ember:
==> flow/design.v (excerpt) <==
module fir_filter(
    input               		clk,
    input               		n_rst,
    input  		signed	[7:0] 	din,    
    output reg 	signed 	[7:0] 	dout 
);
Size: roughly 1,400 cells after synthesis, about 260 flip-flops, roughly 18 I/O pins.
clock: 6.0 ns
lec_check: 0
cap_margin: 20
cell_pad_in_sites_detail_placement: 2
core_margin: 2
core_utilization: 40
cts_cluster_size: 56
max_routing_layer: met4
slew_margin: 5
run.sh (not shown) runs the stock make flow with config.mk's settings and CLKGATE_MAP_FILE=.
## Diff of input files: fjord against ember
Settings: CELL_PAD_IN_SITES_DETAIL_PLACEMENT removed (was 2); SLEW_MARGIN changed from 5 to 20; MAX_ROUTING_LAYER removed (was met4); CORE_UTILIZATION changed from 40 to 48; CTS_CLUSTER_SIZE removed (was 56); the clock period (ns, I/O delays scaled along) changed from 6.0 to 5.55.
Notes after the runs:
- Minimum period implied by the final worst setup slack came out lower on fjord than on ember.
- Depth of the most critical reg-to-reg path | fjord above ember
- ember has lower relative area of clock buffers and inverters in the final design than fjord.
- Of the two candidates, ember has the better hold slack and fjord the worse one.
- Summary of fjord over ember: worst endpoint data arrival time down 720 ps.
- Non-clock buffer count | fjord above ember
- | wire length of the first global-routing pass | lower: fjord |
Modified inputs, cedar compared to fjord
Settings: a change of CORE_UTILIZATION from 48 to 70; an added ABC_AREA of 1; an added PLACE_DENSITY_LB_ADDON of 0.14; a change of the clock period (ns, I/O delays scaled along) from 5.55 to 4.52.
Results
Among fjord and cedar, a clean, completed layout was produced by fjord alone.
cedar had finished all stages when the layout checks came back failing, citing setup timing.
Chip area line of the yosys report (cedar over fjord): increase, 720 µm²
Longest individual stage delay on the worst path delta (cedar -> fjord): insignificant
Taking cedar as 1.0, fjord lands at 0.924 on design area.
Relative to fjord, the cell count after placement of cedar is higher by about 9%.
Delta (cedar minus fjord): multiplexer fraction of the synthesized cell area fell by 0.23 points, overall chip area fell by 0.0097 mm².
The fmax of cedar exceeds that of fjord by about 8%.
Cmp cedar vs fjord: wire length higher in cedar
Setup changes, cedar to maple
Settings: SETUP_SLACK_MARGIN: unset -> -0.11; CORE_UTILIZATION: 70 -> 72; PLACE_DENSITY_LB_ADDON: 0.14 -> 0.19; the clock period (ns, I/O delays scaled along): 4.52 -> 4.73.
==> results <==
| worst hold slack | maple vs cedar | worse |
Cmp maple vs cedar: die size lower in maple
Changes observed in maple relative to cedar: clock transition at the registers of the reported paths roughly the same.
STATUS run=maple STAGES=ALL_DONE FINAL_CHECKS=FAILED CAUSE=setup timing
As of maple, DRC marker count from the first detailed-route iteration had risen by more than 10% compared to cedar.
Relative to maple, the following input files were edited for willow:
Settings: SETUP_SLACK_MARGIN removed (was -0.11); CORE_UTILIZATION changed from 72 to 40; PLACE_DENSITY_LB_ADDON removed (was 0.19); ABC_AREA removed (was 1); the clock period (ns, I/O delays scaled along) changed from 4.73 to 5.55.
willow: PASS, flow complete, no timing, DRC or antenna violations
Against maple, the final cell area of willow is lower.
willow reports a lower cell area after technology mapping than maple does.
willow vs. maple: largest stage delay on the critical path shows a reduction of 40 ps, average detailed-routed wire length per instance shows a reduction of 4.5 µm.
willow vs. maple: proportion of cell area spent on the clock network went down by 0.23 points.
Between maple and willow, synthesis-to-finish area growth is lower for willow, maple comes in above that.
willow against maple; last weighted congestion value of the routability-driven placer is down by a little under 10%.
## Diff of input files: tundra against willow
Settings: a change of CORE_MARGIN from 2 to 10; an added GPL_TIMING_DRIVEN of 0; a change of SLEW_MARGIN from 20 to 35; a change of the clock period (ns, I/O delays scaled along) from 5.55 to 6.0.
Notes after the runs:
Taking willow as the reference, in tundra final-report max-slew violation count stayed essentially flat; number of I/O port buffers stayed essentially flat; headroom to the max-slew limit rose by 6.4 points. Between willow and tundra, via count is higher for willow, tundra comes in under that. tundra reports a lower final period utilization than willow does. tundra ends up with a non-clock buffer count that is 5 lower than in willow. There was hardly any difference in initial cell density of the core between willow and tundra.

The RTL this note starts from:
==> flow/design.v <==
module fir_filter(
    input               		clk,
    input               		n_rst,
    input  		signed	[7:0] 	din,    
    output reg 	signed 	[7:0] 	dout 
);
localparam signed B0 = -24;
localparam signed B1 = -21;
localparam signed B2 =   0;
localparam signed B3 =  37;
localparam signed B4 =  80;
localparam signed B5 = 114;
localparam signed B6 = 127;
reg signed [7:0] din_d;
reg signed [7:0] din_d1;
reg signed [7:0] din_d2;
reg signed [7:0] din_d3;
reg signed [7:0] din_d4;
reg signed [7:0] din_d5;
reg signed [7:0] din_d6;
reg signed [7:0] din_d7;
reg signed [7:0] din_d8;
reg signed [7:0] din_d9;
reg signed [7:0] din_d10;
reg signed [7:0] din_d11;
reg signed [7:0] din_d12;
wire signed [8:0] sum_w0;
wire signed [8:0] sum_w1;
wire signed [8:0] sum_w2;
wire signed [8:0] sum_w3;
wire signed [8:0] sum_w4;
wire signed [8:0] sum_w5;
wire signed [8:0] sum_w6;
wire signed [16:0] mul_0;
wire signed [16:0] mul_1;
wire signed [16:0] mul_2;
wire signed [16:0] mul_3;
wire signed [16:0] mul_4;
wire signed [16:0] mul_5;
wire signed [16:0] mul_6;
reg signed [16:0] mul_0d;
reg signed [16:0] mul_1d;
reg signed [16:0] mul_2d;
reg signed [16:0] mul_3d;
reg signed [16:0] mul_4d;
reg signed [16:0] mul_5d;
reg signed [16:0] mul_6d;
wire signed [17:0] sum_w00;
wire signed [17:0] sum_w01;
wire signed [17:0] sum_w02;
wire signed [17:0] sum_w03;
reg signed [17:0] sum_w00d;
reg signed [17:0] sum_w01d;
reg signed [17:0] sum_w02d;
reg signed [17:0] sum_w03d;
wire signed [18:0] sum_w000;
wire signed [18:0] sum_w001;
wire signed [19:0] sum_all;
wire signed [7:0] sum_finish;
always @(posedge clk or negedge n_rst) begin
	if (!n_rst) begin 
		din_d <= 8'h0;
	end
	else begin 
		din_d <= din;
	end
end
always @(posedge clk or negedge n_rst) begin
    if (!n_rst) begin 
        dout <= 8'sd0;
	end
    else begin 
        dout <= sum_finish;
	end
end
always @(posedge clk or negedge n_rst) begin
    if (!n_rst) begin
        din_d1  <= 8'sd0; 
        din_d2  <= 8'sd0; 
        din_d3  <= 8'sd0; 
        din_d4  <= 8'sd0;
        din_d5  <= 8'sd0; 
        din_d6  <= 8'sd0; 
        din_d7  <= 8'sd0; 
        din_d8  <= 8'sd0;
        din_d9  <= 8'sd0; 
        din_d10 <= 8'sd0; 
        din_d11 <= 8'sd0; 
        din_d12 <= 8'sd0;
    end else begin
        din_d1  <= din_d;
        din_d2  <= din_d1;
        din_d3  <= din_d2;
        din_d4  <= din_d3;
        din_d5  <= din_d4;
        din_d6  <= din_d5;
        din_d7  <= din_d6;
        din_d8  <= din_d7;
        din_d9  <= din_d8;
        din_d10 <= din_d9;
        din_d11 <= din_d10;
        din_d12 <= din_d11;
    end
end
assign sum_w0 = $signed(din_d) + $signed(din_d12);
assign sum_w1 = $signed(din_d1) + $signed(din_d11);
assign sum_w2 = $signed(din_d2) + $signed(din_d10);
assign sum_w3 = $signed(din_d3) + $signed(din_d9);
assign sum_w4 = $signed(din_d4) + $signed(din_d8);
assign sum_w5 = $signed(din_d5) + $signed(din_d7);
assign sum_w6 = {din_d6[7], din_d6};   
assign mul_0 = $signed(B0) * $signed(sum_w0);
assign mul_1 = $signed(B1) * $signed(sum_w1);
assign mul_2 = $signed(B2) * $signed(sum_w2);
assign mul_3 = $signed(B3) * $signed(sum_w3);
assign mul_4 = $signed(B4) * $signed(sum_w4);
assign mul_5 = $signed(B5) * $signed(sum_w5);
assign mul_6 = $signed(B6) * $signed(sum_w6);
always @(posedge clk or negedge n_rst) begin
    if (!n_rst) begin 
        mul_0d <= 17'sd0;
        mul_1d <= 17'sd0;
        mul_2d <= 17'sd0;
        mul_3d <= 17'sd0;
        mul_4d <= 17'sd0;
        mul_5d <= 17'sd0;
        mul_6d <= 17'sd0;
    end 
	else begin 
        mul_0d <= mul_0;
        mul_1d <= mul_1;
        mul_2d <= mul_2;
        mul_3d <= mul_3;
        mul_4d <= mul_4;
        mul_5d <= mul_5;
        mul_6d <= mul_6;
    end
end
assign sum_w00 = $signed(mul_0d) + $signed(mul_1d); 
assign sum_w01 = $signed(mul_2d) + $signed(mul_3d); 
assign sum_w02 = $signed(mul_4d) + $signed(mul_5d);
assign sum_w03 = $signed(mul_6d);
always @(posedge clk or negedge n_rst) begin
    if (!n_rst) begin
        sum_w00d <= 18'sd0;
        sum_w01d <= 18'sd0;
        sum_w02d <= 18'sd0;
        sum_w03d <= 18'sd0;
    end 
	else begin
        sum_w00d <= sum_w00;
        sum_w01d <= sum_w01;
        sum_w02d <= sum_w02;
        sum_w03d <= sum_w03;
    end
end
assign sum_w000 = $signed(sum_w00d) + $signed(sum_w01d); 
assign sum_w001 = $signed(sum_w02d) + $signed(sum_w03d);
assign sum_all = $signed(sum_w000) + $signed(sum_w001);
assign sum_finish =	((sum_all[19]) && (sum_all[18:16] != 3'b111))? 8'h81 : 
 					((!sum_all[19]) && (sum_all[18:16] != 3'b000))? 8'h7F : sum_all[16:9];
endmodule
==> flow/config.mk <==
export PLATFORM = sky130hd
export DESIGN_NAME = fir_filter
export DESIGN_NICKNAME = fir_filter
export VERILOG_FILES = /design/flow/design.v
export SDC_FILE = /design/flow/constraint.sdc
export NUM_CORES = 4
export LEC_CHECK = 0
export CAP_MARGIN = 20
export CORE_MARGIN = 2
export CORE_UTILIZATION = 55
export SETUP_SLACK_MARGIN = 0.88
export SLEW_MARGIN = 20
export TNS_END_PERCENT = 5
==> flow/constraint.sdc <==
create_clock -name core_clock -period 3.18 [get_ports {clk}]
set_input_delay 0.6360 -clock core_clock [delete_from_list [all_inputs] [get_ports {clk}]]
set_output_delay 0.6360 -clock core_clock [all_outputs]
set_load 0.01 [all_outputs]
The first run finished but fails on setup timing.
Next try:
- CORE_UTILIZATION: 55 -> 58
- SETUP_SLACK_MARGIN: 0.88 -> 0.96
- TNS_END_PERCENT: 5 -> default
- clock period: 3.18 -> 4.95 ns (I/O delays scaled with it)
Now the flow ran to the end with no violations.
Die size falls by 5.1%.
Clock skew decreases by 10 ps.
Critical path depth goes down by 2.
Final area fell by 5.4%.
Global-route usage came out lower by 1.1 points.
Next try:
- ABC_AREA: default -> 1
- CORE_UTILIZATION: 58 -> 72
- CTS_CLUSTER_SIZE: default -> 32
- PLACE_DENSITY: default -> 0.8
- SETUP_SLACK_MARGIN: 0.96 -> 1.13
- clock period: 4.95 -> 4.64 ns (I/O delays scaled with it)
Outcome:
- This time the run stopped in global routing (5_1_grt)
- synthesized cell count grows by 18%
- area after synthesis is higher by 4.5%
- die size decreases by 15%
Next try:
- CTS_CLUSTER_SIZE: 32 -> 99
- PLACE_DENSITY: 0.8 -> default
- PLACE_DENSITY_LB_ADDON: default -> 0.15
- SETUP_SLACK_MARGIN: 1.13 -> 0.79
- clock period: 4.64 -> 5.14 ns (I/O delays scaled with it)
Outcome:
- This time the run finished clean
- synthesized area stays the same
- synthesized cell count does not change
- die area is unchanged
